**flow/config.mk**
```make
export PLATFORM = sky130hd
export DESIGN_NAME = JAM
export DESIGN_NICKNAME = JAM
export VERILOG_FILES = /design/flow/design.v
export SDC_FILE = /design/flow/constraint.sdc
export NUM_CORES = 4
export LEC_CHECK = 0
export CAP_MARGIN = 20
export CORE_MARGIN = 2
export CORE_UTILIZATION = 40
export SLEW_MARGIN = 20
```
**flow/constraint.sdc**
```tcl
create_clock -name core_clock -period 27.4 [get_ports {CLK}]
set_input_delay 5.4800 -clock core_clock [delete_from_list [all_inputs] [get_ports {CLK}]]
set_output_delay 5.4800 -clock core_clock [all_outputs]
set_load 0.01 [all_outputs]
```
**flow/design.v**
```verilog
module JAM (
input CLK,
input RST,
output reg [2:0] W,
output reg [2:0] J,
input [6:0] Cost,
output reg [3:0] MatchCount,
output reg [9:0] MinCost,
output reg Valid );
reg [2:0] n_state;
reg [2:0] c_state;
reg [2:0] max_index;
reg [2:0] max;
reg [2:0] sortlist [0:7];
reg directions [0:7];
reg sortable;
reg [2:0] list_index;
reg [9:0] cost_sum;
reg [9:0] cost_min;
parameter IDLE          = 3'd0,
          CAL_COST      = 3'd1,
          MIN_CONFIRM   = 3'd2,
          MOVE          = 3'd3,
          FIN           = 3'd4
;
always@(posedge CLK or posedge RST) begin
    if (RST) c_state <= IDLE;
    else c_state <= n_state;
end
always@(*) begin
    case(c_state)
        IDLE : n_state = CAL_COST;
        CAL_COST : n_state = (W == 3'd7) ? MIN_CONFIRM : c_state;
        MIN_CONFIRM : n_state = MOVE;
        MOVE : n_state = (sortable == 1'b0) ? FIN : CAL_COST;
        default : n_state = c_state;
    endcase
end
always @(posedge CLK or posedge RST) begin
    if(RST) list_index <= 3'd0;
    else if(n_state == CAL_COST) list_index <= list_index + 3'd1;
    else list_index <= 3'd0;
end
always @(posedge CLK or posedge RST) begin
    if(RST)begin
        sortlist[0] <= 3'd0;
        sortlist[1] <= 3'd1;
        sortlist[2] <= 3'd2;
        sortlist[3] <= 3'd3;
        sortlist[4] <= 3'd4;
        sortlist[5] <= 3'd5;
        sortlist[6] <= 3'd6;
        sortlist[7] <= 3'd7;
    end
    else if(c_state == MOVE && sortable == 1'b1)begin
        if(directions[sortlist[max_index]] == 1'b0)begin
            sortlist[max_index] <= sortlist[max_index-1];
            sortlist[max_index-1] <= sortlist[max_index];
        end
        else if(directions[sortlist[max_index]] == 1'b1)begin
            sortlist[max_index] <= sortlist[max_index+1];
            sortlist[max_index+1] <= sortlist[max_index];
        end
    end
end
always @(posedge CLK or posedge RST) begin
    if(RST)begin
        directions[0] <= 1'b0;
        directions[1] <= 1'b0;
        directions[2] <= 1'b0;
        directions[3] <= 1'b0;
        directions[4] <= 1'b0;
        directions[5] <= 1'b0;
        directions[6] <= 1'b0;
        directions[7] <= 1'b0;
    end
    else if(c_state == MOVE && sortable == 1'b1)begin
        directions[sortlist[0]] <= (sortlist[max_index] < sortlist[0]) ? ~directions[sortlist[0]] : directions[sortlist[0]];
        directions[sortlist[1]] <= (sortlist[max_index] < sortlist[1]) ? ~directions[sortlist[1]] : directions[sortlist[1]];
        directions[sortlist[2]] <= (sortlist[max_index] < sortlist[2]) ? ~directions[sortlist[2]] : directions[sortlist[2]];
        directions[sortlist[3]] <= (sortlist[max_index] < sortlist[3]) ? ~directions[sortlist[3]] : directions[sortlist[3]];
        directions[sortlist[4]] <= (sortlist[max_index] < sortlist[4]) ? ~directions[sortlist[4]] : directions[sortlist[4]];
        directions[sortlist[5]] <= (sortlist[max_index] < sortlist[5]) ? ~directions[sortlist[5]] : directions[sortlist[5]];
        directions[sortlist[6]] <= (sortlist[max_index] < sortlist[6]) ? ~directions[sortlist[6]] : directions[sortlist[6]];
        directions[sortlist[7]] <= (sortlist[max_index] < sortlist[7]) ? ~directions[sortlist[7]] : directions[sortlist[7]];
    end
end
always @(*) begin
    begin
        max_index = 3'd0;
        max = 3'd0;
        if(max < sortlist[0] && (directions[sortlist[0]] == 1'b1 && sortlist[0] > sortlist[1]))begin
            max = sortlist[0];
            max_index = 3'd0;
        end
        if(max < sortlist[1] &&((directions[sortlist[1]] == 1'b0 && sortlist[1] > sortlist[0])||(directions[sortlist[1]] == 1'b1 && sortlist[1] > sortlist[2])))begin
            max = sortlist[1];
            max_index = 3'd1;
        end
        if(max < sortlist[2] &&((directions[sortlist[2]] == 1'b0 && sortlist[2] > sortlist[1])||(directions[sortlist[2]] == 1'b1 && sortlist[2] > sortlist[3])))begin
            max = sortlist[2];
            max_index = 3'd2;
        end
        if(max < sortlist[3] &&((directions[sortlist[3]] == 1'b0 && sortlist[3] > sortlist[2])||(directions[sortlist[3]] == 1'b1 && sortlist[3] > sortlist[4])))begin
            max = sortlist[3];
            max_index = 3'd3;
        end
        if(max < sortlist[4] &&((directions[sortlist[4]] == 1'b0 && sortlist[4] > sortlist[3])||(directions[sortlist[4]] == 1'b1 && sortlist[4] > sortlist[5])))begin
            max = sortlist[4];
            max_index = 3'd4;
        end
        if(max < sortlist[5] &&((directions[sortlist[5]] == 1'b0 && sortlist[5] > sortlist[4])||(directions[sortlist[5]] == 1'b1 && sortlist[5] > sortlist[6])))begin
            max = sortlist[5];
            max_index = 3'd5;
        end
        if(max < sortlist[6] &&((directions[sortlist[6]] == 1'b0 && sortlist[6] > sortlist[5])||(directions[sortlist[6]] == 1'b1 && sortlist[6] > sortlist[7])))begin
            max = sortlist[6];
            max_index = 3'd6;
        end
        if(max < sortlist[7] &&((directions[sortlist[7]] == 1'b0 && sortlist[7] > sortlist[6])))begin
            max = sortlist[7];
            max_index = 3'd7;
        end
    end
end
always @(*) begin
    sortable = 1'b0;
    sortable = ( directions[sortlist[0]] == 1'b1 && sortlist[0] > sortlist[1]) ? 1'b1 : sortable;
    sortable = ((directions[sortlist[1]] == 1'b0 && sortlist[1] > sortlist[0])||(directions[sortlist[1]] == 1'b1 && sortlist[1] > sortlist[2])) ? 1'b1 : sortable;
    sortable = ((directions[sortlist[2]] == 1'b0 && sortlist[2] > sortlist[1])||(directions[sortlist[2]] == 1'b1 && sortlist[2] > sortlist[3])) ? 1'b1 : sortable;
    sortable = ((directions[sortlist[3]] == 1'b0 && sortlist[3] > sortlist[2])||(directions[sortlist[3]] == 1'b1 && sortlist[3] > sortlist[4])) ? 1'b1 : sortable;
    sortable = ((directions[sortlist[4]] == 1'b0 && sortlist[4] > sortlist[3])||(directions[sortlist[4]] == 1'b1 && sortlist[4] > sortlist[5])) ? 1'b1 : sortable;
    sortable = ((directions[sortlist[5]] == 1'b0 && sortlist[5] > sortlist[4])||(directions[sortlist[5]] == 1'b1 && sortlist[5] > sortlist[6])) ? 1'b1 : sortable;
    sortable = ((directions[sortlist[6]] == 1'b0 && sortlist[6] > sortlist[5])||(directions[sortlist[6]] == 1'b1 && sortlist[6] > sortlist[7])) ? 1'b1 : sortable;
    sortable = ( directions[sortlist[7]] == 1'b0 && sortlist[7] > sortlist[6]) ? 1'b1 : sortable;
end
always @(posedge CLK or posedge RST) begin
    if(RST) W <= 3'd0;
    else if(c_state == CAL_COST) W <= list_index;
end
always @(*) begin
    J = sortlist[W];
end
always @(posedge CLK or posedge RST) begin
    if(RST) cost_sum <= 10'd0;
    else if(c_state == CAL_COST) cost_sum <= cost_sum + Cost;
    else cost_sum <= 10'd0;
end
always @(posedge CLK or posedge RST) begin
    if(RST) cost_min <= 10'd1023;
    else if(c_state == MIN_CONFIRM) cost_min <= (cost_min > cost_sum) ? cost_sum : cost_min;
end
always @(posedge CLK or posedge RST) begin
    if(RST) MinCost <= 10'd0;
    else if(c_state == FIN) MinCost <= cost_min;
end
always @(posedge CLK or posedge RST) begin
    if(RST) MatchCount <= 4'd0;
    else if(c_state == MIN_CONFIRM)begin
        if(cost_min > cost_sum) MatchCount <= 4'd1;
        else if(cost_min == cost_sum) MatchCount <= MatchCount + 4'd1;
    end
end
always @(posedge CLK or posedge RST) begin
    if(RST) Valid <= 1'b0;
    else if(c_state == FIN) Valid <= 1'b1;
end
endmodule
```
**flow/run.sh**
```bash
#!/bin/bash
# the make line also repeats each setting of config.mk as NAME=value (left out here)
make -C /OpenROAD-flow-scripts/flow DESIGN_CONFIG=/design/flow/config.mk WORK_HOME=/design/flow/orfs CLKGATE_MAP_FILE= finish
```
==> results of run 1 <==
cell type report:
cell class                 instances  area [µm²]  area share [%]
tap                              285         357            3.57
sequential                        78        1980            19.8
clock buffer                       9         225            2.25
timing repair buffer              46         418            4.18
clock inverter                     7        71.3           0.713
inverter                          54         204            2.04
multi-input combinational        957        6740            67.4
layer usage:
layer  part of all wire (%)  GRT usage [%]  vias to the layer above  wire (µm)
met2                     44           45.0                      522      15100
met3                    9.4           5.00                      132       3220
li1                       -              -                     4374          -
met5                      0              0                        -          0
met4                    6.0           14.5                        0       2080
met1                     41           36.6                     4455      14000
stage by stage:
| stage | power, mW | cell area [µm²] | worst slack [ps] | hold WS (ps) |
|---|---|---|---|---|
| after global placement | 0.249 | 9680 | 9510 | 429 |
| final | 0.369 | 10000 | 9170 | 455 |
| after floorplan | 0.220 | 9210 | 12300 | 379 |
| after detailed placement | 0.252 | 9680 | 9100 | 438 |
| after global routing | 0.394 | 10000 | 7780 | 481 |
| after CTS | 0.374 | 9980 | 9030 | 460 |
==> impl_metrics.ini, run 1 <==
; implementation run metrics
[status]
outcome = timing/DRC/antenna clean

[logic_synthesis]
synth-async-reset-ratio_pct = 100
ys.flops = 78
synthCells = 1158
synth-edff-count = 0
synth_seq_share_pct = 21.5
topCellsByArea = dfrtp_1, ha_1, dfstp_2, mux2_2, nand2_1
netlist_area_um2 = 9210
synthTopLogicFamily = AND-OR/OR-AND gates
yosys_area_um2 = 9210
syn_avg_cell_area_um2 = 7.95
yosys.area.top_type_share_pct = 14.9
flop_cell = dfrtp_1
mux_share_pct = 10.3
aoi_share_pct = 27.4
synthDistinctLibCells = 93
most_common_cell = nand2_1
synth_warnings = 3
fa_ha_area_share_pct = 9.87
syn-num-nets = 1239
yosys-top-cells-count = nand2_1, nor2_1, ha_1
yosysTopAreaCell = dfrtp_1
yosys.area_share.simple_pct = 23.6
ys_cells = 1158
xor_area_share_pct = 1.81

[layout]
stdcell_count = 1436
area_growth_pct = 8.59
fin_util_pct = 44.2
fin_nets = 1227
fill_cells = 2267

[worst_setup_path]
worstSetupEndpointType = flop
crit_arrival_ps = 18440
slowest_stage = dfrtp_1
cp.depth = 64
r2r_slack_ps = 9170
worst-path-buf-inv = 2
critPathMostFrequentCell = ha_1
reg2reg_from = sortlist[0][2]
slowest_delay_ps = 750
crit_family = AND-OR/OR-AND gates
crit_path_end = directions[5]
setup.worst_path.start_class = flop
r2r-end = directions[5]
worst-setup-path-type = reg -> reg
ff2ff_path_depth = 64
cp_max_fo = 19
worstSetupStartpoint = sortlist[0][2]
required_ps = 27620

[clocking]
clock-sinks = 78
clkTransAtPathRegs_ps = 80
cts_tree = built
clk_path_buf_depth = 2
clock.latency.late_pin_ps = 350
hold_buffers = 0
post_cts_resized = 0
cts_buffers = 9
cts_setup_buffers = 0
htree_levels = 3
cts_root_buf = clkbuf_16

[detailed_routing]
antenna_cells = 0
dr.pass1.iters = 8
final_antenna_net_count = 0
wirelength_um = 34400
num_vias = 9483
vias_per_cell = 6.60
routedWlPerCell_um = 23.9
drc = 0
drt_iter0_drc = 1208

[power_and_ir_drop]
switchingPower_mw = 0.122
p_clk_mw = 0.120
seq_cell_power_mw = 0.149
p_leak_nw = 4.06
ir_worst_vdd_v = 0.0000365
internal-power_mw = 0.247
p_seq_share_pct = 40.5
swShare_pct = 33.1
power_density_nw_per_um2 = 36.9
p_comb_share_pct = 27.0
maxPowerGroup = sequential cells
comb-power_mw = 0.0995
p_clk_share_pct = 32.5

[grt]
overflow = 0
grt_first_pass_wirelength_um = 52700
antenna_found_initial = 0
grt_max_degree = 70
first_global_vias = 8972
grt_usage_pct = 28.2

[sta]
period_needed_ps = 18230
setup_viol = 0
slew_headroom_pct = 27.4
hold_viol = 0
worst_pin_slew_ps = 1090
rsz0062_at_grt = false
setup-tns-final_ps = 0
fin_crit_sh_pct = 66.5
drv_slew = 0
max_freq_mhz = 54.9
clock_skew_ps = 19.7

[die]
initCoreUtil_pct = 40.7
die_x_um = 156
core_um2 = 22600
die_area_um2 = 24200
io_pins = 30
placementRows = 55
die_y_um = 156

[placement]
dp.cells = 1420
gp_congestion = 0.998
numPortBuffers = 29
dpl.hpwl_um = 25000

[hold_path]
min_to = c_state[4]
hold_class = reg -> reg
holdPathStages = 0
hold_start = c_state[2]

[run]
warning_count = 26
max_cap_violations = 0
==> run 2, diff against run 1 <==
Settings changed: ABC_AREA from default to 1, CORE_ASPECT_RATIO from default to 0.5, CORE_UTILIZATION 40 to 72, CTS_CLUSTER_DIAMETER from default to 396, CTS_CLUSTER_SIZE from default to 97, HOLD_SLACK_MARGIN from default to 0.28, SETUP_SLACK_MARGIN from default to 0.57.
Clock period 27.4 ns to 7.48 ns, I/O delays scaled along.
==> run 2 against run 1 <==
Against the previous run: the run now fails in clock tree synthesis (4_1_cts); die size fell by 45%; synthesized area fell by 2.3%; synthesized cell count rose by 19%.
==> impl_metrics.ini, run 2 <==
; generated from flow reports
[logic_synthesis]
syn-num-nets = 1456
synth_warnings = 3
fa_ha_area_share_pct = 10.1
synth_seq_share_pct = 22.0
aoi_share_pct = 22.2
netlist_area_um2 = 8990
synth-edff-count = 0
yosys.area_share.simple_pct = 33.8
synthTopLogicFamily = simple AND/OR/NAND/NOR gates
most_common_cell = nand2_1
synthCells = 1375
xor_area_share_pct = 0.292
synthDistinctLibCells = 67
mux_share_pct = 0
syn_avg_cell_area_um2 = 6.54
yosysTopAreaCell = dfrtp_1
flop_cell = dfrtp_1
yosys_area_um2 = 8990
ys.flops = 78
yosys.area.top_type_share_pct = 15.3
topCellsByArea = dfrtp_1, nand2_1, ha_1, inv_1, o21ai_0
ys_cells = 1375
yosys-top-cells-count = nand2_1, inv_1, o21ai_0
synth-async-reset-ratio_pct = 100

[die]
placementRows = 28
initCoreUtil_pct = 75.1
die_x_um = 162
io_pins = 30
die_y_um = 83.0
core_um2 = 12000
die_area_um2 = 13500

[status]
outcome = aborted with a tool error
failed_stage = clock tree synthesis (4_1_cts)
error_line = [ERROR DPL-0038] Utilization greater than 100%, impossible to legalize

[placement]
place_ws_ps = -2880
gp_congestion = 1.32
dpl.hpwl_um = 31500
placed_cell_area_um2 = 11200
numPortBuffers = 29
[run 2: stage by stage]
step	hold slack, ps	TNS, ps	cells
3_5_place_dp	458	-86780	1757
3_3_place_gp	446	-57280	1756
2_1_floorplan	427	-51270	1375
==> run 3, diff against run 2 <==
Settings changed: ABC_AREA 1 to default, CORE_ASPECT_RATIO 0.5 to default, CORE_UTILIZATION 72 to 63, CTS_CLUSTER_DIAMETER 396 to default, CTS_CLUSTER_SIZE 97 to default, HOLD_SLACK_MARGIN 0.28 to default, SETUP_SLACK_MARGIN 0.57 to default, TNS_END_PERCENT from default to 5.
Clock period 7.48 ns to 12.9 ns, I/O delays scaled along.
==> run 3 against run 2 <==
Against the previous run: synthesized cell count down 16%; synthesized area up 2.4%; the layout now fails its checks (setup timing); die size up 16%.
==> impl_metrics.ini, run 3 <==
; implementation run metrics
[worst_setup_path]
worst-setup-path-type = reg -> reg
cp.depth = 69
critPathMostFrequentCell = ha_4
r2r-end = directions[7]
slowest_delay_ps = 520
setup.worst_path.start_class = flop
slowest_stage = or4_1
crit_arrival_ps = 13990
required_ps = 13160
ff2ff_path_depth = 69
r2r_slack_ps = -820
worstSetupEndpointType = flop
crit_family = AND-OR/OR-AND gates
reg2reg_from = sortlist[0][2]
worst-path-buf-inv = 4
crit_path_end = directions[7]
cp_max_fo = 7
worstSetupStartpoint = sortlist[0][2]

[hold_path]
min_to = list_index[0]
hold_class = reg -> reg
hold_start = list_index[0]
holdPathStages = 1

[placement]
place_ws_ps = -482
numPortBuffers = 29
dpl.hpwl_um = 27900
gp_congestion = 1.08
dp.cells = 1468

[logic_synthesis]
synthTopLogicFamily = AND-OR/OR-AND gates
most_common_cell = nand2_1
synth_warnings = 3
syn-num-nets = 1239
ys.flops = 78
aoi_share_pct = 27.4
netlist_area_um2 = 9210
fa_ha_area_share_pct = 9.87
synthDistinctLibCells = 93
xor_area_share_pct = 1.81
yosys.area.top_type_share_pct = 14.9
mux_share_pct = 10.3
yosys_area_um2 = 9210
yosys-top-cells-count = nand2_1, nor2_1, ha_1
yosys.area_share.simple_pct = 23.6
synthCells = 1158
syn_avg_cell_area_um2 = 7.95
topCellsByArea = dfrtp_1, ha_1, dfstp_2, mux2_2, nand2_1
synth-edff-count = 0
ys_cells = 1158
yosysTopAreaCell = dfrtp_1
synth_seq_share_pct = 21.5
flop_cell = dfrtp_1
synth-async-reset-ratio_pct = 100

[clocking]
clock.latency.late_pin_ps = 350
cts_tree = built
clock-sinks = 78
clk_path_buf_depth = 2
cts_buffers = 9
clkTransAtPathRegs_ps = 70
cts_root_buf = clkbuf_16
htree_levels = 3

[grt]
grt_usage_pct = 49.0
grt_max_degree = 79
overflow = 0
antenna_found_initial = 0
first_global_vias = 10700
grt_first_pass_wirelength_um = 60300

[run]
warning_count = 31
max_cap_violations = 0

[sta]
worst_slack_ps = -823
worst_pin_slew_ps = 1130
drv_slew = 0
slew_headroom_pct = 24.1
setup_viol = 32
period_needed_ps = 13720
clock_skew_ps = 10.4
max_freq_mhz = 72.9
rsz0062_at_grt = true
hold_viol = 0
fin_crit_sh_pct = 106

[die]
die_x_um = 125
core_um2 = 14400
die_area_um2 = 15600
placementRows = 44
io_pins = 30
initCoreUtil_pct = 63.8
die_y_um = 125

[power_and_ir_drop]
internal-power_mw = 0.561
comb-power_mw = 0.218
power.total_mw = 0.827
swShare_pct = 32.1
p_seq_share_pct = 38.7
p_leak_nw = 5.12
ir_worst_vdd_v = 0.000142
p_comb_share_pct = 26.3
seq_cell_power_mw = 0.320
power_density_nw_per_um2 = 68.8
p_clk_mw = 0.289
maxPowerGroup = sequential cells
switchingPower_mw = 0.265
p_clk_share_pct = 35.0

[status]
outcome = complete, but fails checks
failed_checks = setup timing

[detailed_routing]
wirelength_um = 40000
vias_per_cell = 7.37
antenna_cells = 0
dr.pass1.iters = 13
final_antenna_net_count = 0
num_vias = 11200
drc = 0
routedWlPerCell_um = 26.2
drt_iter0_drc = 1982

[layout]
fin_nets = 1418
stdcell_count = 1526
seq_area_um2 = 1980
area_growth_pct = 30.4
mi_logic_area_um2 = 7350
fill_cells = 904
[run 3: through the flow]
step           utilization (%)  cell area [µm²]  hold WS [ps]  setup TNS (ps)
4_1_cts                   80.9            11700           463           -62.7
3_5_place_dp              76.3            11000           454          -10420
6_report                  83.3            12000           465          -22610
5_1_grt                   83.3            12000           471          -39260
2_1_floorplan                -             9570           379          -10270
3_3_place_gp              76.3            11000           453               0
[run 3: layer usage]
layer	part of all wire [%]	track usage, %
met5	0	0
met2	41	72.3
met4	8.4	29.5
met1	36	63.1
met3	15	14.9
[run 3: area by class of cell]
| class | instances | share of cell area (%) |
|---|---|---|
| Multi-Input combinational cell | 957 | 61.2 |
| Tap cell | 184 | 1.92 |
| Clock buffer | 9 | 1.88 |
| Clock inverter | 7 | 0.854 |
| Timing Repair Buffer | 237 | 15.8 |
| Inverter | 54 | 1.81 |
| Sequential cell | 78 | 16.5 |
[run 3: what timing repair did]
| item | in CTS | in global routing |
|---|---|---|
| cloned | 0 | 0 |
| pin swaps | 39 | 46 |
| endpoints found under the setup margin | 32 | 32 |
| hold buffers | 0 | 0 |
| setup buffers | 20 | 22 |
| gates resized | 42 | 38 |
==> run 4, diff against run 3 <==
Settings changed: ABC_AREA from default to 1, CELL_PAD_IN_SITES_DETAIL_PLACEMENT from default to 0, CORE_ASPECT_RATIO from default to 1.03, CORE_UTILIZATION 63 to 72, CTS_CLUSTER_DIAMETER from default to 247, HOLD_SLACK_MARGIN from default to -0.1, SETUP_SLACK_MARGIN from default to -0.74, SLEW_MARGIN 20 to 5, TNS_END_PERCENT 5 to 80.
Clock period 12.9 ns to 9.11 ns, I/O delays scaled along.
==> run 4 against run 3 <==
Against the previous run: the flow now stops in global routing (5_1_grt); die size is 14% lower; synthesized area is 2.3% lower; synthesized cell count rose by 19%.
==> impl_metrics.ini, run 4 <==
; generated from flow reports
[die]
die_x_um = 114
core_um2 = 12200
initCoreUtil_pct = 73.7
io_pins = 30
placementRows = 41
die_y_um = 117
die_area_um2 = 13400

[logic_synthesis]
synth-edff-count = 0
ys.flops = 78
yosys.area.top_type_share_pct = 15.3
fa_ha_area_share_pct = 10.1
ys_cells = 1375
yosys-top-cells-count = nand2_1, inv_1, o21ai_0
synthTopLogicFamily = simple AND/OR/NAND/NOR gates
topCellsByArea = dfrtp_1, nand2_1, ha_1, inv_1, o21ai_0
synth-async-reset-ratio_pct = 100
synth_seq_share_pct = 22.0
synthDistinctLibCells = 67
syn-num-nets = 1456
netlist_area_um2 = 8990
mux_share_pct = 0
aoi_share_pct = 22.2
flop_cell = dfrtp_1
yosysTopAreaCell = dfrtp_1
synth_warnings = 3
synthCells = 1375
syn_avg_cell_area_um2 = 6.54
xor_area_share_pct = 0.292
most_common_cell = nand2_1
yosys_area_um2 = 8990
yosys.area_share.simple_pct = 33.8

[grt]
overflow = 66
grt_usage_pct = 80.4

[placement]
dp.cells = 1681
gp_congestion = 1.19
placed_cell_area_um2 = 10600
dpl.hpwl_um = 25800
numPortBuffers = 29
place_ws_ps = -1200

[clocking]
htree_levels = 3
clk_path_buf_depth = 2
cts_root_buf = clkbuf_16
clock-sinks = 78
cts_buffers = 9

[status]
error_line = [ERROR GRT-0116] Global routing finished with congestion. Check the congestion regions in the DRC Viewer.
failed_stage = global routing (5_1_grt)
outcome = aborted with a tool error
run 4: repair_timing:
action	CTS
pin swaps	38
resized	74
hold buffers	0
endpoints found under the setup margin	32
setup buffers	37
run 4: per-layer routing:
layer | global-route usage, % | GRT overflow
met5 | 45.9 | 0
met4 | 77.3 | 25
met3 | 71.1 | 0
met2 | 92.2 | 37
met1 | 80.2 | 4
==> run 5, diff against run 4 <==
Settings changed: CAP_MARGIN 20 to 5, CELL_PAD_IN_SITES_DETAIL_PLACEMENT 0 to 2, CELL_PAD_IN_SITES_GLOBAL_PLACEMENT from default to 2, CORE_ASPECT_RATIO 1.03 to 0.67, CORE_UTILIZATION 72 to 17, CTS_CLUSTER_DIAMETER 247 to 285, CTS_CLUSTER_SIZE from default to 53, GPL_ROUTABILITY_DRIVEN from default to 1, HOLD_SLACK_MARGIN -0.1 to default, MAX_ROUTING_LAYER from default to met5, MIN_ROUTING_LAYER from default to met1, PLACE_DENSITY from default to 0.9, SETUP_SLACK_MARGIN -0.74 to 0.09, SLEW_MARGIN 5 to 20, TNS_END_PERCENT 80 to default.
Clock period 9.11 ns to 13.4 ns, I/O delays scaled along.
==> run 5 against run 4 <==
Against the previous run: the run now finishes clean; synthesized area unchanged; die size rose to 4.1 times the previous value; synthesized cell count unchanged.
==> impl_metrics.ini, run 5 <==
; implementation run metrics
[status]
outcome = timing/DRC/antenna clean

[worst_setup_path]
setup.worst_path.start_class = flop
slowest_stage = nor2_1
worst-path-buf-inv = 3
ff2ff_path_depth = 50
worstSetupEndpointType = flop
reg2reg_from = sortlist[0][2]
critPathMostFrequentCell = ha_1
worstSetupStartpoint = sortlist[0][2]
crit_arrival_ps = 12860
r2r_slack_ps = 840
slowest_delay_ps = 540
r2r-end = sortlist[4][1]
cp.depth = 50
worst-setup-path-type = reg -> reg
crit_path_end = sortlist[4][1]
cp_max_fo = 12
required_ps = 13700
crit_family = AND-OR/OR-AND gates

[logic_synthesis]
synthTopLogicFamily = simple AND/OR/NAND/NOR gates
ys.flops = 78
mux_share_pct = 0
most_common_cell = nand2_1
fa_ha_area_share_pct = 10.1
synth_warnings = 3
synth-async-reset-ratio_pct = 100
yosys.area_share.simple_pct = 33.8
topCellsByArea = dfrtp_1, nand2_1, ha_1, inv_1, o21ai_0
xor_area_share_pct = 0.292
aoi_share_pct = 22.2
ys_cells = 1375
yosysTopAreaCell = dfrtp_1
yosys-top-cells-count = nand2_1, inv_1, o21ai_0
synthDistinctLibCells = 67
synth-edff-count = 0
yosys.area.top_type_share_pct = 15.3
netlist_area_um2 = 8990
synthCells = 1375
syn_avg_cell_area_um2 = 6.54
flop_cell = dfrtp_1
syn-num-nets = 1456
synth_seq_share_pct = 22.0
yosys_area_um2 = 8990

[layout]
fill_cells = 6306
area_growth_pct = 16.2
fin_nets = 1476

[detailed_routing]
vias_per_cell = 5.06
routedWlPerCell_um = 22.6
dr.pass1.iters = 7
num_vias = 10600
drc = 0
drt_iter0_drc = 1070
wirelength_um = 47400
final_antenna_net_count = 0

[sta]
hold_ws_ps = 475
setup-tns-final_ps = 0
drv_slew = 0
rsz0062_at_grt = false
setup_viol = 0
hold_viol = 0
period_needed_ps = 12560
fin_crit_sh_pct = 93.7
worst_slack_ps = 841
clock_skew_ps = 8.20
slew_headroom_pct = 18.7
max_freq_mhz = 79.6
worst_pin_slew_ps = 1210

[clocking]
clkTransAtPathRegs_ps = 70
cts_tree = built
htree_levels = 3
clock.latency.late_pin_ps = 370
cts_root_buf = clkbuf_16
clk_path_buf_depth = 2
clock-sinks = 78
hold_buffers = 0
cts_buffers = 9

[hold_path]
hold_class = reg -> reg
holdPathStages = 1
min_to = list_index[0]
hold_start = list_index[0]

[power_and_ir_drop]
p_clk_mw = 0.285
seq_cell_power_mw = 0.297
p_leak_nw = 4.66
p_comb_share_pct = 23.5
swShare_pct = 35.1
maxPowerGroup = sequential cells
ir_worst_vdd_v = 0.0000955
internal-power_mw = 0.494
power.total_mw = 0.761
switchingPower_mw = 0.267
power_density_nw_per_um2 = 72.8
comb-power_mw = 0.178
p_clk_share_pct = 37.5
p_seq_share_pct = 39.1

[placement]
numPortBuffers = 29
place_ws_ps = 136
gp_congestion = 0.984
dpl.hpwl_um = 36700

[die]
die_y_um = 192
io_pins = 30
die_area_um2 = 54800
placementRows = 68
die_x_um = 285
initCoreUtil_pct = 17.3
core_um2 = 51900

[grt]
overflow = 0
grt_first_pass_wirelength_um = 71400
grt_max_degree = 59
first_global_vias = 11300
antenna_found_initial = 1
grt_usage_pct = 17.2

[run]
warning_count = 26
max_cap_violations = 0
## run 5: what timing repair did
item / 4_1_cts / 5_1_grt
resized: 1 / 14
setup buffers: 0 / 4
endpoints found under the setup margin: 3 / 32
hold endpoints to repair: 0 / 0
pin swaps: 0 / 0
## run 5: cell type report
cell class                 count  area, µm²  share of cell area (%)
clock inverter                 5       82.6                   0.791
timing repair buffer          49        440                    4.22
antenna                        1       2.50                  0.0240
tap                          700        876                    8.38
inverter                     207        787                    7.53
multi-input combinational   1050       6030                    57.7
clock buffer                  11        243                    2.32
sequential                    78       1980                    19.0
## run 5: metal layers
layer,global-route usage [%],part of all wire [%],vias up
met1,23.8,45,5348
met3,5.87,11,94
met4,4.39,2.5,0
met5,0,0,-
met2,25.3,41,466
li1,-,-,4716
## run 5: through the flow
stage	cell area, µm²	instances	util (%)
finish	10400	2101	20.1
global route	10400	2100	20.1
CTS	10400	2096	20.0
detailed placement	10000	2080	19.3
global placement	10000	2080	19.3
floorplan	8990	1375	-
==> run 6, diff against run 5 <==
Settings changed: CAP_MARGIN 5 to 20, CELL_PAD_IN_SITES_DETAIL_PLACEMENT 2 to 0, CORE_ASPECT_RATIO 0.67 to 1.99, CORE_MARGIN 2 to 9, CORE_UTILIZATION 17 to 34, CTS_CLUSTER_DIAMETER 285 to 376, CTS_CLUSTER_SIZE 53 to 96, GPL_ROUTABILITY_DRIVEN 1 to default, MAX_ROUTING_LAYER met5 to default, MIN_ROUTING_LAYER met1 to default, PLACE_DENSITY 0.9 to default, PLACE_DENSITY_LB_ADDON from default to 0.05, SETUP_SLACK_MARGIN 0.09 to 0.32, SLEW_MARGIN 20 to 5, TNS_END_PERCENT from default to 80.
Clock period 13.4 ns to 12.4 ns, I/O delays scaled along.
==> run 6 against run 5 <==
Against the previous run: non-clock buffer count increased by 21; sequential cell count unchanged; sequential power increased by 9.8%; design area decreased by 2.8%; synthesized area unchanged; critical endpoint is now directions[4]; hold slack improved by 3.4 ps; clock-buffer cell count decreased by 1; highest routed layer unchanged; total power increased by 9.8%; core utilization increased by 19 points; wire length decreased by 4.6%; largest cell class unchanged.
==> impl_metrics.ini, run 6 <==
; implementation run metrics
[status]
outcome = timing/DRC/antenna clean

[logic_synthesis]
most_common_cell = nand2_1
xor_area_share_pct = 0.292
synth_warnings = 3
syn_avg_cell_area_um2 = 6.54
yosysTopAreaCell = dfrtp_1
synthTopLogicFamily = simple AND/OR/NAND/NOR gates
synthCells = 1375
netlist_area_um2 = 8990
synth-async-reset-ratio_pct = 100
topCellsByArea = dfrtp_1, nand2_1, ha_1, inv_1, o21ai_0
flop_cell = dfrtp_1
ys_cells = 1375
synth-edff-count = 0
ys.flops = 78
synthDistinctLibCells = 67
yosys.area_share.simple_pct = 33.8
aoi_share_pct = 22.2
mux_share_pct = 0
syn-num-nets = 1456
synth_seq_share_pct = 22.0
fa_ha_area_share_pct = 10.1
yosys.area.top_type_share_pct = 15.3
yosys-top-cells-count = nand2_1, inv_1, o21ai_0
yosys_area_um2 = 8990

[worst_setup_path]
setup.worst_path.start_class = flop
slowest_stage = dfrtp_1
crit_arrival_ps = 11560
cp.depth = 60
crit_family = AND-OR/OR-AND gates
slowest_delay_ps = 470
cp_max_fo = 16
worstSetupStartpoint = sortlist[0][0]
reg2reg_from = sortlist[0][0]
worst-setup-path-type = reg -> reg
r2r_slack_ps = 1150
ff2ff_path_depth = 60
r2r-end = directions[4]
crit_path_end = directions[4]
worstSetupEndpointType = flop
required_ps = 12700
worst-path-buf-inv = 5
critPathMostFrequentCell = nand2_1

[detailed_routing]
wirelength_um = 45200
vias_per_cell = 5.65
final_antenna_net_count = 0
drc = 0
num_vias = 9950
antenna_cells = 0
dr.pass1.iters = 5
drt_iter0_drc = 626
routedWlPerCell_um = 25.7

[run]
warning_count = 26
max_cap_violations = 0

[clocking]
hold_buffers = 0
htree_levels = 3
clkTransAtPathRegs_ps = 80
cts_buffers = 9
cts_tree = built
clock-sinks = 78
clock.latency.late_pin_ps = 380
clk_path_buf_depth = 2
cts_root_buf = clkbuf_16

[power_and_ir_drop]
maxPowerGroup = clock
p_clk_mw = 0.333
swShare_pct = 33.8
p_seq_share_pct = 39.1
internal-power_mw = 0.552
seq_cell_power_mw = 0.326
power_density_nw_per_um2 = 82.2
p_leak_nw = 4.76
p_comb_share_pct = 21.0
comb-power_mw = 0.175
p_clk_share_pct = 39.9
ir_worst_vdd_v = 0.000115
switchingPower_mw = 0.282

[placement]
dpl.hpwl_um = 35800
placed_cell_area_um2 = 9740
gp_congestion = 0.956
dp.cells = 1741
numPortBuffers = 29

[sta]
hold_viol = 0
clock_skew_ps = 14.8
setup_viol = 0
rsz0062_at_grt = false
worst_pin_slew_ps = 1080
setup-tns-final_ps = 0
slew_headroom_pct = 27.5
period_needed_ps = 11250
max_freq_mhz = 88.8
drv_slew = 0
fin_crit_sh_pct = 90.8

[grt]
met3_usage_pct = 3.24
grt_max_degree = 64
grt_usage_pct = 27.3
antenna_found_initial = 0
overflow = 0
use_met1_pct = 24.1
gr-max-usage-layer = met2
met2_usage_pct = 53.0
grt_first_pass_wirelength_um = 65500
first_global_vias = 10200

[layout]
fin_nets = 1497
stdcell_count = 1761
fin_area_um2 = 10200
area_growth_pct = 13.0

[die]
placementRows = 83
die_area_um2 = 33000
die_y_um = 247
io_pins = 30
initCoreUtil_pct = 34.6
die_x_um = 133
core_um2 = 26000

[hold_path]
hold_start = cost_sum[9]
holdPathStages = 1
hold_class = reg -> reg
min_to = cost_sum[9]
## run 6: what timing repair did
action	CTS	global route
setup endpoints to repair	7	32
hold endpoints to repair	0	0
cloned	0	0
buffers inserted	0	3
pin swaps	0	1
gates resized	1	10
## run 6: layout make-up
class                   count  area (µm²)
clock inverters             6         116
flip-flops and latches     78        1980
clock buffers              10         239
repair buffers             70         596
multi-input cells        1050        6010
well taps                 340         425
inverters                 207         787
fillers                  2924       15800
## run 6: stage by stage
| stage | power (mW) | util (%) | hold WS (ps) | setup slack [ps] |
|---|---|---|---|---|
| 3_3_place_gp | 0.511 | 37.5 | 462 | 634 |
| 2_1_floorplan | 0.435 | - | 427 | 2000 |
| 4_1_cts | 0.850 | 38.9 | 484 | 333 |
| 5_1_grt | 0.885 | 39.1 | 509 | 343 |
| 3_5_place_dp | 0.513 | 37.5 | 469 | 279 |
| 6_report | 0.835 | 39.1 | 479 | 1150 |
## run 6: metal layers
layer  part of all wire, %  wire length [µm]
met5                     0                 0
met2                    55             24900
met4                   9.3              4200
met3                   3.2              1430
met1                    32             14600
==> run 7, diff against run 6 <==
Settings changed: CELL_PAD_IN_SITES_DETAIL_PLACEMENT 0 to default, CELL_PAD_IN_SITES_GLOBAL_PLACEMENT 2 to default, CORE_ASPECT_RATIO 1.99 to default, CORE_MARGIN 9 to 2, CORE_UTILIZATION 34 to 65, CTS_CLUSTER_DIAMETER 376 to default, CTS_CLUSTER_SIZE 96 to 10, PLACE_DENSITY from default to 0.38, PLACE_DENSITY_LB_ADDON 0.05 to default, SETUP_SLACK_MARGIN 0.32 to 2.55, SLEW_MARGIN 5 to 20, TNS_END_PERCENT 80 to 10.
Clock period 12.4 ns to 8.6 ns, I/O delays scaled along.
==> run 7 against run 6 <==
Against the previous run: the flow now stops in global routing (5_1_grt); die size down 55%; synthesized area stayed put; synthesized cell count is the same.
==> impl_metrics.ini, run 7 <==
; generated from flow reports
[placement]
dpl.hpwl_um = 27700
numPortBuffers = 29
dp.cells = 1744
place_ws_ps = -1550
gp_congestion = 1.09

[logic_synthesis]
synthCells = 1375
yosysTopAreaCell = dfrtp_1
mux_share_pct = 0
yosys_area_um2 = 8990
yosys-top-cells-count = nand2_1, inv_1, o21ai_0
synth-edff-count = 0
synth_seq_share_pct = 22.0
fa_ha_area_share_pct = 10.1
syn_avg_cell_area_um2 = 6.54
ys_cells = 1375
xor_area_share_pct = 0.292
yosys.area_share.simple_pct = 33.8
most_common_cell = nand2_1
flop_cell = dfrtp_1
ys.flops = 78
aoi_share_pct = 22.2
synthTopLogicFamily = simple AND/OR/NAND/NOR gates
syn-num-nets = 1456
synthDistinctLibCells = 67
synth-async-reset-ratio_pct = 100
synth_warnings = 3
netlist_area_um2 = 8990
yosys.area.top_type_share_pct = 15.3
topCellsByArea = dfrtp_1, nand2_1, ha_1, inv_1, o21ai_0

[die]
die_area_um2 = 14800
io_pins = 30
die_y_um = 122
initCoreUtil_pct = 67.1
die_x_um = 122
core_um2 = 13400
placementRows = 42

[clocking]
cts_root_buf = clkbuf_16
clock-sinks = 78
clk_path_buf_depth = 2
htree_levels = 3
cts_buffers = 9

[status]
error_line = [ERROR GRT-0232] Routing congestion too high. Check the congestion heatmap in the GUI.
outcome = aborted with a tool error
failed_stage = global routing (5_1_grt)

[grt]
grt_usage_pct = 82.1
overflow = 147
run 7: routing by layer:
| metal | GRT usage (%) | GRT overflow |
|---|---|---|
| met5 | 48.6 | 1 |
| met2 | 94.6 | 75 |
| met4 | 81.0 | 64 |
| met1 | 81.9 | 4 |
| met3 | 71.0 | 3 |
run 7: per-stage QoR:
step	hold WS [ps]	instance area (µm²)	utilization, %
2_1_floorplan	427	9120	-
3_3_place_gp	451	11000	81.8
3_5_place_dp	467	11000	81.8
4_1_cts	475	11700	87.6
run 7: what timing repair did:
| item | CTS |
|---|---|
| buffers inserted | 28 |
| setup endpoints to repair | 32 |
| cloned | 1 |
| pin swaps | 23 |
| resized | 84 |
| hold buffers | 0 |
==> run 8, diff against run 7 <==
Settings changed: CTS_CLUSTER_DIAMETER from default to 181, CTS_CLUSTER_SIZE 10 to 100, PLACE_DENSITY 0.38 to default, SETUP_SLACK_MARGIN 2.55 to default, TNS_END_PERCENT 10 to default.
Clock period 8.6 ns to 8.62 ns, I/O delays scaled along.
==> run 8 against run 7 <==
Against the previous run: the run again fails in global routing (5_1_grt); synthesized area unchanged; synthesized cell count unchanged; die size unchanged.
==> impl_metrics.ini, run 8 <==
; generated from flow reports
[clocking]
hold_buffers = 0
cts_buffers = 9
clk_path_buf_depth = 2
cts_root_buf = clkbuf_16
htree_levels = 3
clock-sinks = 78

[die]
die_y_um = 122
initCoreUtil_pct = 67.1
placementRows = 42
die_area_um2 = 14800
io_pins = 30
die_x_um = 122
core_um2 = 13400

[logic_synthesis]
xor_area_share_pct = 0.292
synth_warnings = 3
flop_cell = dfrtp_1
netlist_area_um2 = 8990
synthCells = 1375
ys.flops = 78
yosys.area.top_type_share_pct = 15.3
syn-num-nets = 1456
topCellsByArea = dfrtp_1, nand2_1, ha_1, inv_1, o21ai_0
synthDistinctLibCells = 67
synth-async-reset-ratio_pct = 100
yosys-top-cells-count = nand2_1, inv_1, o21ai_0
syn_avg_cell_area_um2 = 6.54
most_common_cell = nand2_1
yosys.area_share.simple_pct = 33.8
yosysTopAreaCell = dfrtp_1
synth-edff-count = 0
ys_cells = 1375
fa_ha_area_share_pct = 10.1
mux_share_pct = 0
aoi_share_pct = 22.2
yosys_area_um2 = 8990
synthTopLogicFamily = simple AND/OR/NAND/NOR gates
synth_seq_share_pct = 22.0

[status]
error_line = [ERROR GRT-0232] Routing congestion too high. Check the congestion heatmap in the GUI.
outcome = aborted with a tool error
failed_stage = global routing (5_1_grt)

[placement]
dpl.hpwl_um = 27500
place_ws_ps = -1330
dp.cells = 1729
numPortBuffers = 29
gp_congestion = 1.14

[grt]
overflow = 526
grt_usage_pct = 93.0
==> run 8: timing repair <==
| action | in CTS |
|---|---|
| setup buffers | 27 |
| pin swaps | 64 |
| setup endpoints to repair | 32 |
| gates cloned | 2 |
| gates resized | 116 |
==> run 8: metrics by stage <==
| step | util (%) | hold slack, ps | instance area (µm²) | power (mW) |
|---|---|---|---|---|
| detailed placement | 81.4 | 453 | 10900 | 0.712 |
| CTS | 88.6 | 473 | 11900 | 1.19 |
| floorplan | - | 427 | 9240 | 0.626 |
| global placement | 81.4 | 452 | 10900 | 0.684 |
==> run 8: routing by layer <==
metal  global-route usage, %  GRT overflow
met5                    63.9             5
met3                    80.1            23
met1                    87.7            16
met2                     107           293
met4                     102           189
==> run 9, diff against run 8 <==
Settings changed: ABC_AREA 1 to default, CORE_UTILIZATION 65 to 68, CTS_CLUSTER_DIAMETER 181 to default, CTS_CLUSTER_SIZE 100 to default, HOLD_SLACK_MARGIN from default to -0.1, SETUP_SLACK_MARGIN from default to -0.82.
Clock period 8.62 ns to 11.8 ns, I/O delays scaled along.
==> run 9 against run 8 <==
Against the previous run: the run again fails in global routing (5_1_grt); synthesized cell count fell by 16%; synthesized area increased by 2.4%; die size is 2.1% lower.
==> impl_metrics.ini, run 9 <==
; generated from flow reports
[status]
outcome = aborted with a tool error
error_line = [ERROR GRT-0232] Routing congestion too high. Check the congestion heatmap in the GUI.
failed_stage = global routing (5_1_grt)

[die]
die_area_um2 = 14500
io_pins = 30
core_um2 = 13200
initCoreUtil_pct = 69.5
die_y_um = 120
die_x_um = 120
placementRows = 42

[logic_synthesis]
mux_share_pct = 10.3
netlist_area_um2 = 9210
aoi_share_pct = 27.4
ys.flops = 78
synthCells = 1158
yosys-top-cells-count = nand2_1, nor2_1, ha_1
syn_avg_cell_area_um2 = 7.95
yosys.area.top_type_share_pct = 14.9
ys_cells = 1158
flop_cell = dfrtp_1
syn-num-nets = 1239
synth_warnings = 3
xor_area_share_pct = 1.81
yosys_area_um2 = 9210
fa_ha_area_share_pct = 9.87
synth-edff-count = 0
topCellsByArea = dfrtp_1, ha_1, dfstp_2, mux2_2, nand2_1
yosysTopAreaCell = dfrtp_1
synthTopLogicFamily = AND-OR/OR-AND gates
synthDistinctLibCells = 93
synth-async-reset-ratio_pct = 100
synth_seq_share_pct = 21.5
most_common_cell = nand2_1
yosys.area_share.simple_pct = 23.6

[placement]
placed_cell_area_um2 = 11400
dpl.hpwl_um = 27600
numPortBuffers = 29
gp_congestion = 1.14
dp.cells = 1508

[grt]
grt_usage_pct = 106
overflow = 1375

[clocking]
htree_levels = 3
cts_root_buf = clkbuf_16
clock-sinks = 78
hold_buffers = 0
clk_path_buf_depth = 2
cts_buffers = 9
==> run 9: layer usage <==
| layer | overflow | track usage (%) |
|---|---|---|
| met1 | 103 | 96.0 |
| met2 | 916 | 131 |
| met3 | 48 | 85.0 |
| met4 | 301 | 116 |
| met5 | 7 | 67.6 |
==> run 9: metrics by stage <==
step | TNS (ps) | worst slack, ps | hold WS, ps | utilization (%) | power [mW]
after floorplan | -44770 | -1620 | 379 | - | 0.510
after global placement | -23170 | -841 | 449 | 86.0 | 0.573
after detailed placement | -42620 | -1470 | 457 | 86.0 | 0.591
after CTS | -33180 | -1140 | 477 | 92.2 | 0.918
==> run 9: what timing repair did <==
action                                  CTS
endpoints found under the setup margin   32
hold endpoints to repair                  0
cloned                                    1
gates resized                            48
setup buffers                            44
pin swaps                                49
==> run 10, diff against run 9 <==
Settings changed: ABC_AREA from default to 1, CORE_ASPECT_RATIO from default to 0.51, CORE_UTILIZATION 68 to 47, CTS_CLUSTER_DIAMETER from default to 343, HOLD_SLACK_MARGIN -0.1 to default, MIN_ROUTING_LAYER from default to met2, PLACE_DENSITY_LB_ADDON from default to 0.04, SETUP_SLACK_MARGIN -0.82 to default, TNS_END_PERCENT from default to 25.
Clock period 11.8 ns to 9.82 ns, I/O delays scaled along.
==> run 10 against run 9 <==
Against the previous run: synthesized cell count grew 19%; synthesized area shrank 2.3%; die size grew 40%; the run again fails in global routing (5_1_grt).
==> impl_metrics.ini, run 10 <==
; generated from flow reports
[status]
outcome = aborted with a tool error
failed_stage = global routing (5_1_grt)
error_line = [ERROR GRT-0116] Global routing finished with congestion. Check the congestion regions in the DRC Viewer.

[logic_synthesis]
syn-num-nets = 1456
synthCells = 1375
synthTopLogicFamily = simple AND/OR/NAND/NOR gates
yosysTopAreaCell = dfrtp_1
yosys.area.top_type_share_pct = 15.3
xor_area_share_pct = 0.292
ys.flops = 78
ys_cells = 1375
flop_cell = dfrtp_1
most_common_cell = nand2_1
synth-async-reset-ratio_pct = 100
syn_avg_cell_area_um2 = 6.54
fa_ha_area_share_pct = 10.1
yosys_area_um2 = 8990
yosys-top-cells-count = nand2_1, inv_1, o21ai_0
synth_seq_share_pct = 22.0
synthDistinctLibCells = 67
yosys.area_share.simple_pct = 33.8
synth-edff-count = 0
aoi_share_pct = 22.2
topCellsByArea = dfrtp_1, nand2_1, ha_1, inv_1, o21ai_0
synth_warnings = 3
netlist_area_um2 = 8990
mux_share_pct = 0

[clocking]
clock-sinks = 78
clk_path_buf_depth = 2
cts_root_buf = clkbuf_16
htree_levels = 3
cts_buffers = 9
hold_buffers = 0

[die]
placementRows = 36
die_area_um2 = 20300
core_um2 = 18900
io_pins = 30
initCoreUtil_pct = 47.5
die_y_um = 103
die_x_um = 198

[grt]
grt_usage_pct = 88.1
overflow = 863

[placement]
numPortBuffers = 29
gp_congestion = 1.27
place_ws_ps = -939
dpl.hpwl_um = 36500
==> run 10: layer usage <==
layer | global-route usage [%] | overflow
met5 | 91.0 | 62
met4 | 49.2 | 16
met3 | 116 | 767
met2 | 82.6 | 18
met1 | - | -
==> run 10: stage by stage <==
stage                     cell area [µm²]  power [mW]  setup TNS [ps]  hold WS, ps  std cells
after CTS                           12200       0.980            -860          470       1877
after detailed placement            11000       0.641          -26360          462       1818
after global placement              11000       0.625           -9870          454       1818
after floorplan                      9030       0.549               0          427       1375
==> run 10: what timing repair did <==
item / 4_1_cts
resized: 144
setup endpoints to repair: 32
cloned: 1
buffers inserted: 45
pin swaps: 77
==> run 11, diff against run 10 <==
Settings changed: ABC_AREA 1 to default, CORE_ASPECT_RATIO 0.51 to 1.39, CORE_MARGIN 2 to 10, CORE_UTILIZATION 47 to 40, CTS_CLUSTER_DIAMETER 343 to default, MIN_ROUTING_LAYER met2 to default, PLACE_DENSITY_LB_ADDON 0.04 to default, SLEW_MARGIN 20 to 5, TNS_END_PERCENT 25 to default.
Clock period 9.82 ns to 16.0 ns, I/O delays scaled along.
==> run 11 against run 10 <==
Against the previous run: now clean on timing, DRC and antenna; die size grew 46%; synthesized cell count shrank 16%; synthesized area grew 2.4%.
==> impl_metrics.ini, run 11 <==
; implementation run metrics
[status]
outcome = timing/DRC/antenna clean

[logic_synthesis]
yosys-top-cells-count = nand2_1, nor2_1, ha_1
yosys_area_um2 = 9210
synthCells = 1158
flop_cell = dfrtp_1
fa_ha_area_share_pct = 9.87
aoi_share_pct = 27.4
most_common_cell = nand2_1
netlist_area_um2 = 9210
topCellsByArea = dfrtp_1, ha_1, dfstp_2, mux2_2, nand2_1
synthTopLogicFamily = AND-OR/OR-AND gates
synth-edff-count = 0
synth_warnings = 3
mux_share_pct = 10.3
syn_avg_cell_area_um2 = 7.95
synth-async-reset-ratio_pct = 100
synthDistinctLibCells = 93
yosysTopAreaCell = dfrtp_1
yosys.area.top_type_share_pct = 14.9
ys.flops = 78
xor_area_share_pct = 1.81
syn-num-nets = 1239
ys_cells = 1158
synth_seq_share_pct = 21.5
yosys.area_share.simple_pct = 23.6

[sta]
worst_pin_slew_ps = 1130
max_freq_mhz = 66.4
worst_slack_ps = 948
slew_headroom_pct = 24.0
setup_viol = 0
hold_viol = 0
clock_skew_ps = 6.09
fin_crit_sh_pct = 94.1
drv_slew = 0
period_needed_ps = 15050

[layout]
fin_area_um2 = 10400
stdcell_count = 1490
fin_nets = 1265
fin_util_pct = 46.0
area_growth_pct = 13.4

[power_and_ir_drop]
p_comb_share_pct = 25.9
p_leak_nw = 4.27
power_density_nw_per_um2 = 64.6
p_clk_mw = 0.243
ir_worst_vdd_v = 0.0000740
maxPowerGroup = sequential cells
p_clk_share_pct = 36.1
swShare_pct = 30.3
p_seq_share_pct = 38.0
power.total_mw = 0.674
seq_cell_power_mw = 0.256
comb-power_mw = 0.175
internal-power_mw = 0.470
switchingPower_mw = 0.205

[worst_setup_path]
crit_path_end = directions[5]
ff2ff_path_depth = 63
worst-setup-path-type = reg -> reg
worstSetupEndpointType = flop
reg2reg_from = sortlist[0][2]
r2r_slack_ps = 950
setup.worst_path.start_class = flop
slowest_delay_ps = 570
worst-path-buf-inv = 6
cp.depth = 63
crit_arrival_ps = 15310
required_ps = 16250
slowest_stage = a222oi_1
crit_family = AND-OR/OR-AND gates
r2r-end = directions[5]
cp_max_fo = 15
worstSetupStartpoint = sortlist[0][2]
critPathMostFrequentCell = ha_1

[grt]
met2_usage_pct = 41.7
gr-max-usage-layer = met2
use_met1_pct = 28.0
grt_first_pass_wirelength_um = 56500
first_global_vias = 9562
overflow = 0
grt_max_degree = 75
grt_usage_pct = 24.6
antenna_found_initial = 0
met3_usage_pct = 3.23

[clocking]
clkTransAtPathRegs_ps = 70
cts_root_buf = clkbuf_16
cts_tree = built
clock.latency.late_pin_ps = 350
clk_path_buf_depth = 2
htree_levels = 3
cts_buffers = 9
clock-sinks = 78

[run]
max_cap_violations = 0
warning_count = 26

[detailed_routing]
final_antenna_net_count = 0
drc = 0
drt_iter0_drc = 1092
wirelength_um = 37100
routedWlPerCell_um = 24.9
antenna_cells = 0
num_vias = 9926
vias_per_cell = 6.66
dr.pass1.iters = 10

[die]
core_um2 = 22700
die_y_um = 199
die_x_um = 149
placementRows = 65
initCoreUtil_pct = 40.6
die_area_um2 = 29600
io_pins = 30

[hold_path]
hold_class = reg -> reg
min_to = c_state[4]
hold_start = c_state[2]
holdPathStages = 0

[placement]
gp_congestion = 1.03
numPortBuffers = 29
place_ws_ps = 251
placed_cell_area_um2 = 9920
dp.cells = 1465
dpl.hpwl_um = 27600
[run 11: layout make-up]
class / count / area (µm²)
clock buffer: 11 / 243
clock inverter: 5 / 106
fill: 2214 / 12200
inverter: 54 / 211
multi-input combinational: 957 / 6810
sequential: 78 / 1980
tap: 301 / 377
timing repair buffer: 83 / 712
timing repair inverter: 1 / 5.00
[run 11: per-layer routing]
metal | up-vias | wire length [µm] | share of wire [%]
met2 | 598 | 17500 | 47
met5 | - | 0 | 0
li1 | 4432 | - | -
met4 | 0 | 2970 | 8.0
met3 | 184 | 3020 | 8.1
met1 | 4712 | 13700 | 37
[run 11: metrics by stage]
stage | setup TNS [ps] | hold WS, ps
after floorplan | 0 | 379
after global placement | 0 | 398
after detailed placement | 0 | 405
after CTS | 0 | 419
after global routing | -31.4 | 431
final | 0 | 413
[run 11: what timing repair did]
item	4_1_cts	5_1_grt
endpoints found under the hold margin	0	0
gates resized	0	21
setup endpoints to repair	0	32
hold buffers	0	0
buffers inserted	0	8
==> run 12, diff against run 11 <==
Settings changed: ABC_AREA from default to 1, CELL_PAD_IN_SITES_GLOBAL_PLACEMENT from default to 2, CORE_ASPECT_RATIO 1.39 to 0.5, CORE_MARGIN 10 to 2, CTS_CLUSTER_DIAMETER from default to 245, CTS_CLUSTER_SIZE from default to 98, GPL_ROUTABILITY_DRIVEN from default to 0, PLACE_DENSITY_LB_ADDON from default to 0.04, SLEW_MARGIN 5 to 20.
==> run 12 against run 11 <==
Against the previous run: setup slack better by 1700 ps; total power shrank 6.7%; critical path depth shrank 6; synthesized cell count grew 19%; clock-buffer cell count unchanged; highest routed layer unchanged; clock power up 4%.
==> impl_metrics.ini, run 12 <==
; implementation run metrics
[status]
outcome = timing/DRC/antenna clean

[logic_synthesis]
syn_avg_cell_area_um2 = 6.54
netlist_area_um2 = 8990
yosys_area_um2 = 8990
synth-async-reset-ratio_pct = 100
synthTopLogicFamily = simple AND/OR/NAND/NOR gates
xor_area_share_pct = 0.292
mux_share_pct = 0
syn-num-nets = 1456
synth_warnings = 3
fa_ha_area_share_pct = 10.1
yosys.area.top_type_share_pct = 15.3
ys_cells = 1375
yosysTopAreaCell = dfrtp_1
yosys-top-cells-count = nand2_1, inv_1, o21ai_0
aoi_share_pct = 22.2
flop_cell = dfrtp_1
most_common_cell = nand2_1
synth-edff-count = 0
synth_seq_share_pct = 22.0
yosys.area_share.simple_pct = 33.8
topCellsByArea = dfrtp_1, nand2_1, ha_1, inv_1, o21ai_0
synthDistinctLibCells = 67
ys.flops = 78
synthCells = 1375

[worst_setup_path]
reg2reg_from = sortlist[0][2]
slowest_stage = dfrtp_1
crit_arrival_ps = 13600
worst-setup-path-type = reg -> reg
r2r-end = sortlist[0][0]
required_ps = 16290
worstSetupEndpointType = flop
cp_max_fo = 39
cp.depth = 57
r2r_slack_ps = 2700
setup.worst_path.start_class = flop
slowest_delay_ps = 610
crit_path_end = sortlist[0][0]
worstSetupStartpoint = sortlist[0][2]
ff2ff_path_depth = 57
worst-path-buf-inv = 4
crit_family = AND-OR/OR-AND gates

[sta]
fin_crit_sh_pct = 83.2
worst_slack_ps = 2700
drv_slew = 0
period_needed_ps = 13300
hold_ws_ps = 472
worst_pin_slew_ps = 1240
setup-tns-final_ps = 0
setup_viol = 0
max_freq_mhz = 75.2
rsz0062_at_grt = false
hold_viol = 0
slew_headroom_pct = 16.5
clock_skew_ps = 20.8

[detailed_routing]
routedWlPerCell_um = 21.4
wirelength_um = 36200
vias_per_cell = 5.89
dr.pass1.iters = 6
drc = 0
drt_iter0_drc = 861
final_antenna_net_count = 0
antenna_cells = 0
num_vias = 9932

[clocking]
clkTransAtPathRegs_ps = 60
post_cts_resized = 0
clock-sinks = 78
cts_buffers = 9
htree_levels = 3
hold_buffers = 0
clk_path_buf_depth = 2
cts_setup_buffers = 0
clock.latency.late_pin_ps = 370
cts_tree = built
cts_root_buf = clkbuf_16

[grt]
grt_usage_pct = 31.1
antenna_found_initial = 0
grt_max_degree = 67
overflow = 0
first_global_vias = 9387
grt_first_pass_wirelength_um = 55400

[placement]
place_ws_ps = 3050
numPortBuffers = 29
dpl.hpwl_um = 27500

[power_and_ir_drop]
power.total_mw = 0.629
comb-power_mw = 0.131
p_seq_share_pct = 39.0
power_density_nw_per_um2 = 64.2
seq_cell_power_mw = 0.245
swShare_pct = 32.0
p_leak_nw = 4.58
p_clk_share_pct = 40.2
ir_worst_vdd_v = 0.0000754
maxPowerGroup = clock
p_clk_mw = 0.253
switchingPower_mw = 0.202
internal-power_mw = 0.428
p_comb_share_pct = 20.9

[layout]
area_growth_pct = 8.96
fin_nets = 1462

[hold_path]
min_to = cost_sum[9]
holdPathStages = 1
hold_start = cost_sum[9]
hold_class = reg -> reg

[die]
initCoreUtil_pct = 41.1
placementRows = 38
core_um2 = 21900
die_y_um = 110
io_pins = 30
die_x_um = 216
die_area_um2 = 23800

[run]
warning_count = 26
max_cap_violations = 0
-- run 12: cell type report --
class,instances,area (µm²)
inverter,207,787
tap,300,375
clock buffer,11,243
timing repair buffer,35,333
multi-input combinational,1050,5970
sequential,78,1980
clock inverter,5,106
fill,2346,12100
-- run 12: per-stage QoR --
stage               util [%]  cells  area (µm²)
floorplan                  -   1375        8990
global route            44.8   1686        9800
finish                  44.8   1686        9800
global placement        43.2   1669        9450
detailed placement      43.2   1669        9450
CTS                     44.8   1685        9790
-- run 12: routing by layer --
layer  GRT usage [%]  up-vias  share of wire (%)  wire length (µm)
met5               0        -                  0                 0
met4            13.9        0                3.9              1410
met3            6.42       99                8.3              2990
met2            49.1      451                 43             15400
met1            41.6     4695                 45             16300
li1                -     4687                  -                 -
==> run 13, diff against run 12 <==
Settings changed: ABC_AREA 1 to 0, CELL_PAD_IN_SITES_DETAIL_PLACEMENT from default to 0, CELL_PAD_IN_SITES_GLOBAL_PLACEMENT 2 to default, CORE_ASPECT_RATIO 0.5 to 0.81, CORE_UTILIZATION 40 to 58, CTS_CLUSTER_DIAMETER 245 to 95, CTS_CLUSTER_SIZE 98 to default, GPL_ROUTABILITY_DRIVEN 0 to default, PLACE_DENSITY_LB_ADDON 0.04 to default, SETUP_SLACK_MARGIN from default to 0.32, SLEW_MARGIN 20 to 5, TNS_END_PERCENT from default to 80.
Clock period 16.0 ns to 12.4 ns, I/O delays scaled along.
==> run 13 against run 12 <==
Against the previous run: now fails the layout checks on setup timing; final cell count down 3.6%; register-to-register slack worse by 4200 ps; clock power up 25%; design area up 34%; synthesized area up 2.4%; largest power group is now sequential cells.
==> impl_metrics.ini, run 13 <==
; implementation run metrics
[die]
die_x_um = 144
io_pins = 30
die_y_um = 117
core_um2 = 15500
die_area_um2 = 16900
placementRows = 41
initCoreUtil_pct = 59.2

[power_and_ir_drop]
p_leak_nw = 5.59
power_density_nw_per_um2 = 68.8
p_clk_mw = 0.316
p_seq_share_pct = 37.5
seq_cell_power_mw = 0.339
maxPowerGroup = sequential cells
switchingPower_mw = 0.298
ir_worst_vdd_v = 0.000158
internal-power_mw = 0.605
p_clk_share_pct = 35.0
comb-power_mw = 0.248
p_comb_share_pct = 27.5
swShare_pct = 33.0

[clocking]
htree_levels = 3
clock-sinks = 78
clk_path_buf_depth = 2
hold_buffers = 0
cts_root_buf = clkbuf_16
cts_tree = built
clkTransAtPathRegs_ps = 60
cts_buffers = 9
clock.latency.late_pin_ps = 350

[detailed_routing]
wirelength_um = 46000
routedWlPerCell_um = 28.3
vias_per_cell = 7.44
drt_iter0_drc = 2337
num_vias = 12100
dr.pass1.iters = 14
drc = 0
final_antenna_net_count = 0

[logic_synthesis]
synthCells = 1158
topCellsByArea = dfrtp_1, ha_1, dfstp_2, mux2_2, nand2_1
yosys.area.top_type_share_pct = 14.9
yosys.area_share.simple_pct = 23.6
synth-async-reset-ratio_pct = 100
synthTopLogicFamily = AND-OR/OR-AND gates
synth-edff-count = 0
yosys-top-cells-count = nand2_1, nor2_1, ha_1
mux_share_pct = 10.3
aoi_share_pct = 27.4
synth_warnings = 3
syn-num-nets = 1239
ys_cells = 1158
synth_seq_share_pct = 21.5
synthDistinctLibCells = 93
syn_avg_cell_area_um2 = 7.95
yosysTopAreaCell = dfrtp_1
fa_ha_area_share_pct = 9.87
yosys_area_um2 = 9210
flop_cell = dfrtp_1
netlist_area_um2 = 9210
xor_area_share_pct = 1.81
most_common_cell = nand2_1
ys.flops = 78

[sta]
rsz0062_at_grt = true
max_freq_mhz = 72.0
setup-tns-final_ps = -42050
fin_crit_sh_pct = 112
clock_skew_ps = 13.3
hold_viol = 0
period_needed_ps = 13890
slew_headroom_pct = 14.5
worst_pin_slew_ps = 1270
setup_viol = 32
drv_slew = 0
worst_slack_ps = -1490

[worst_setup_path]
required_ps = 12690
worstSetupEndpointType = flop
crit_path_end = sortlist[3][0]
slowest_delay_ps = 680
worst-setup-path-type = reg -> reg
slowest_stage = a222oi_1
r2r_slack_ps = -1490
ff2ff_path_depth = 67
crit_family = AND-OR/OR-AND gates
critPathMostFrequentCell = nand2_1
cp_max_fo = 7
r2r-end = sortlist[3][0]
reg2reg_from = sortlist[0][2]
setup.worst_path.start_class = flop
worst-path-buf-inv = 7
cp.depth = 67
worstSetupStartpoint = sortlist[0][2]
crit_arrival_ps = 14180

[grt]
grt_first_pass_wirelength_um = 65200
antenna_found_initial = 5
first_global_vias = 11100
grt_usage_pct = 51.2
overflow = 0
grt_max_degree = 79

[placement]
gp_congestion = 1.14
place_ws_ps = -989
placed_cell_area_um2 = 11300
dpl.hpwl_um = 29700
numPortBuffers = 29

[hold_path]
hold_class = reg -> reg
hold_start = Valid
min_to = Valid
holdPathStages = 1

[status]
failed_checks = setup timing
outcome = complete, but fails checks

[layout]
area_growth_pct = 42.4
fin_area_um2 = 13100
fin_nets = 1482

[run]
max_cap_violations = 0
warning_count = 31
-- run 13: cell type report --
cell class / instances / area (µm²)
clock inverters: 6 / 119
well taps: 215 / 269
repair buffers: 301 / 2520
clock buffers: 10 / 229
fillers: 899 / 2430
inverters: 54 / 218
multi-input cells: 957 / 7770
flip-flops and latches: 78 / 1980
diodes: 4 / 10.0
-- run 13: metal layers --
metal	vias up	GRT usage [%]	routed length, µm
met3	423	24.7	8040
met1	5553	67.1	16600
met4	4	27.8	3940
li1	4882	-	-
met2	1225	68.5	17400
met5	-	0	36
-- run 13: what timing repair did --
item,in CTS,in global routing
endpoints found under the setup margin,32,32
pin swaps,69,53
gates cloned,1,0
buffers inserted,63,21
resized,105,73
-- run 13: metrics by stage --
step	instances	hold slack (ps)	power (mW)	util, %
floorplan	1158	379	0.486	-
global placement	1519	450	0.552	72.4
detailed placement	1519	447	0.568	72.4
CTS	1599	458	0.885	80.9
global route	1621	496	0.937	84.3
finish	1625	470	0.903	84.4
Power figures rest on the tool's default switching activity, not on a simulated workload.
